## v16
==> flow/design.v <==
module alu #(
    parameter INT_W  = 4,
    parameter FRAC_W = 6,
    parameter INST_W = 4,
    parameter DATA_W = INT_W + FRAC_W
)(
    input                     i_clk,
    input                     i_rst_n,
    input                     i_valid,
    input signed [DATA_W-1:0] i_data_a,
    input signed [DATA_W-1:0] i_data_b,
    input        [INST_W-1:0] i_inst,
    output                    o_valid,
    output       [DATA_W-1:0] o_data
);  
reg [DATA_W-1:0] o_data_w, o_data_r;
reg              o_valid_w, o_valid_r;
assign o_valid = o_valid_r;
assign o_data = o_data_r;
reg [9:0] o_data_t;  
wire signed [10:0] sum_temp;
assign sum_temp = {i_data_a[9],i_data_a} + {i_data_b[9],i_data_b};
wire signed [10:0] sub_temp;
assign sub_temp = {i_data_a[9],i_data_a} - {i_data_b[9],i_data_b};
wire signed [19:0] mult_temp;
wire signed [20:0] mult_rnd;
wire signed [14:0] mult_r;
assign mult_temp = i_data_a * i_data_b;
assign mult_rnd = $signed({mult_temp[19],mult_temp}) + $signed(21'd32);  
assign mult_r = mult_rnd[20:6];
wire signed [20:0] i_data_f;
wire signed [20:0] o_data_f;
wire signed [14:0] mult_f;
assign i_data_f = {{5{o_data_r[9]}},o_data_r,6'b0};
assign o_data_f = i_data_f + $signed({mult_temp[19],mult_temp}) + $signed(21'd32);
assign mult_f = o_data_f[20:6];
wire signed [10:0] tanh_pos;
wire signed [10:0] tanh_neg;
assign tanh_pos = ({i_data_a[9],i_data_a} + $signed(11'd33)) >>> 1;
assign tanh_neg = ({i_data_a[9],i_data_a} - $signed(11'd31)) >>> 1;
always@(*)begin
    o_data_t = 10'd0;
    case(i_inst)
        4'd0:begin  
            if (sum_temp > $signed(11'd511)) o_data_t = 10'b0111_1111_11;
            else if (sum_temp < $signed(-11'sd512)) o_data_t = 10'b1000_0000_00;
            else o_data_t = sum_temp[9:0];
        end
        4'd1:begin  
            if (sub_temp > $signed(11'd511)) o_data_t = 10'b0111_1111_11;
            else if (sub_temp < $signed(-11'sd512)) o_data_t = 10'b1000_0000_00;
            else o_data_t = sub_temp[9:0];
        end
        4'd2:begin  
            if (mult_r > $signed(15'd511)) o_data_t = 10'b0111_1111_11;
            else if (mult_r < $signed(-15'sd512)) o_data_t = 10'b1000_0000_00;
            else o_data_t = mult_r[9:0];
        end
        4'd3:begin  
            if (mult_f > $signed(15'd511)) o_data_t = 10'b0111_1111_11;
            else if (mult_f < $signed(-15'sd512)) o_data_t = 10'b1000_0000_00;
            else o_data_t = mult_f[9:0];
        end
        4'd4:begin  
            if(!i_data_a[9])begin
                if(i_data_a >= 10'b0001_1000_00) o_data_t = 10'b0001_0000_00;
                else if(i_data_a >= 10'b0000_1000_00) o_data_t = tanh_pos[9:0];
                else o_data_t = i_data_a;
            end
            else begin
                if(i_data_a >= 10'b1111_100000) o_data_t = i_data_a;
                else if(i_data_a >= 10'b1110_1000_00) o_data_t = tanh_neg[9:0];
                else o_data_t = 10'b1111_0000_00;
            end
        end
        4'd5:begin  
            o_data_t = i_data_a | (~i_data_b);
        end
        4'd6:begin  
            casez(i_data_a)
            10'b1???_????_??: o_data_t = 10'd0;
            10'b01??_????_??: o_data_t = 10'd1;
            10'b001?_????_??: o_data_t = 10'd2;
            10'b0001_????_??: o_data_t = 10'd3;
            10'b0000_1???_??: o_data_t = 10'd4;
            10'b0000_01??_??: o_data_t = 10'd5;
            10'b0000_001?_??: o_data_t = 10'd6;
            10'b0000_0001_??: o_data_t = 10'd7;
            10'b0000_0000_1?: o_data_t = 10'd8;
            10'b0000_0000_01: o_data_t = 10'd9;
            10'd0: o_data_t = 10'd10;
            endcase
        end
        4'd7:begin  
            casez(i_data_a)
            10'd0: o_data_t = 10'd0;
            10'b????_????_?1: o_data_t = 10'd0;
            10'b????_????_10: o_data_t = 10'd1;
            10'b????_???1_00: o_data_t = 10'd2;
            10'b????_??10_00: o_data_t = 10'd3;
            10'b????_?100_00: o_data_t = 10'd4;
            10'b????_1000_00: o_data_t = 10'd5;
            10'b???1_0000_00: o_data_t = 10'd6;
            10'b??10_0000_00: o_data_t = 10'd7;
            10'b?100_0000_00: o_data_t = 10'd8;
            10'b1000_0000_00: o_data_t = 10'd9;
            endcase
        end
        4'd8:begin  
            o_data_t = i_data_a[9] + i_data_a[8] +i_data_a[7] +i_data_a[6] +i_data_a[5] +i_data_a[4] +i_data_a[3] +i_data_a[2] +i_data_a[1] +i_data_a[0];
        end
        4'd9:begin  
            if(i_data_b == 10'd0) o_data_t = i_data_a;
            else if(i_data_b == 10'd1) o_data_t = {i_data_a[8:0],i_data_a[9]};
            else if(i_data_b == 10'd2) o_data_t = {i_data_a[7:0],i_data_a[9:8]};
            else if(i_data_b == 10'd3) o_data_t = {i_data_a[6:0],i_data_a[9:7]};
            else if(i_data_b == 10'd4) o_data_t = {i_data_a[5:0],i_data_a[9:6]};
            else if(i_data_b == 10'd5) o_data_t = {i_data_a[4:0],i_data_a[9:5]};
            else if(i_data_b == 10'd6) o_data_t = {i_data_a[3:0],i_data_a[9:4]};
            else if(i_data_b == 10'd7) o_data_t = {i_data_a[2:0],i_data_a[9:3]};
            else if(i_data_b == 10'd8) o_data_t = {i_data_a[1:0],i_data_a[9:2]};
            else   o_data_t = {i_data_a[0],i_data_a[9:1]};
        end
    endcase
end
always@(*) begin
    o_data_w = o_data_t;
    o_valid_w = (i_valid == 1'b1)? 1'b1:1'b0;
end
always@(posedge i_clk or negedge i_rst_n) begin
    if (!i_rst_n) begin
        o_data_r <= 'b0;
        o_valid_r <= 'b0;
    end 
    else begin
        if (i_valid) o_data_r <= o_data_w;
        o_valid_r <= o_valid_w;
    end
end
endmodule
export LEC_CHECK = 0
export ABC_AREA = 1
export CAP_MARGIN = 20
export CELL_PAD_IN_SITES_GLOBAL_PLACEMENT = 1
export CORE_ASPECT_RATIO = 1.62
export CORE_MARGIN = 10
export CORE_UTILIZATION = 40
export GPL_ROUTABILITY_DRIVEN = 1
export HOLD_SLACK_MARGIN = 0.08
export SLEW_MARGIN = 20
export TNS_END_PERCENT = 85
create_clock -name core_clock -period 17.5 [get_ports {i_clk}]
run.sh (not shown) runs the stock make flow with config.mk's settings and CLKGATE_MAP_FILE=.
Input-level comparison between v38 and v16:
- removing GPL_ROUTABILITY_DRIVEN (formerly 1)
- changing CORE_UTILIZATION from 40 to 65
- removing HOLD_SLACK_MARGIN (formerly 0.08)
- changing CORE_MARGIN from 10 to 2
- changing TNS_END_PERCENT from 85 to 5
- removing ABC_AREA (formerly 1)
- removing CELL_PAD_IN_SITES_GLOBAL_PLACEMENT (formerly 1)
- removing CORE_ASPECT_RATIO (formerly 1.62)
- changing the clock period (ns, I/O delays scaled along) from 17.5 to 8.69
## What came out
v38 finished all stages; however, its layout fails the closing checks, the failures being setup timing.
When v38 is measured against v16, its detailed-route wire length on metal 1 turns out 8.2% lower.
Between v38 and v16, the register fraction of the total cell area is higher for v16.
v38 against v16: pre-placement core utilization saw an increase; total buffers and inverters traversed by the critical path saw a decrease; cell area saw an increase; largest fanout on the critical path saw a decrease.
Between v38 and v16, it is v38 whose met3 usage in global routing is higher, by 9.6 points.
Compared with v16, v38 shows Yosys chip area lower by 7.6%.
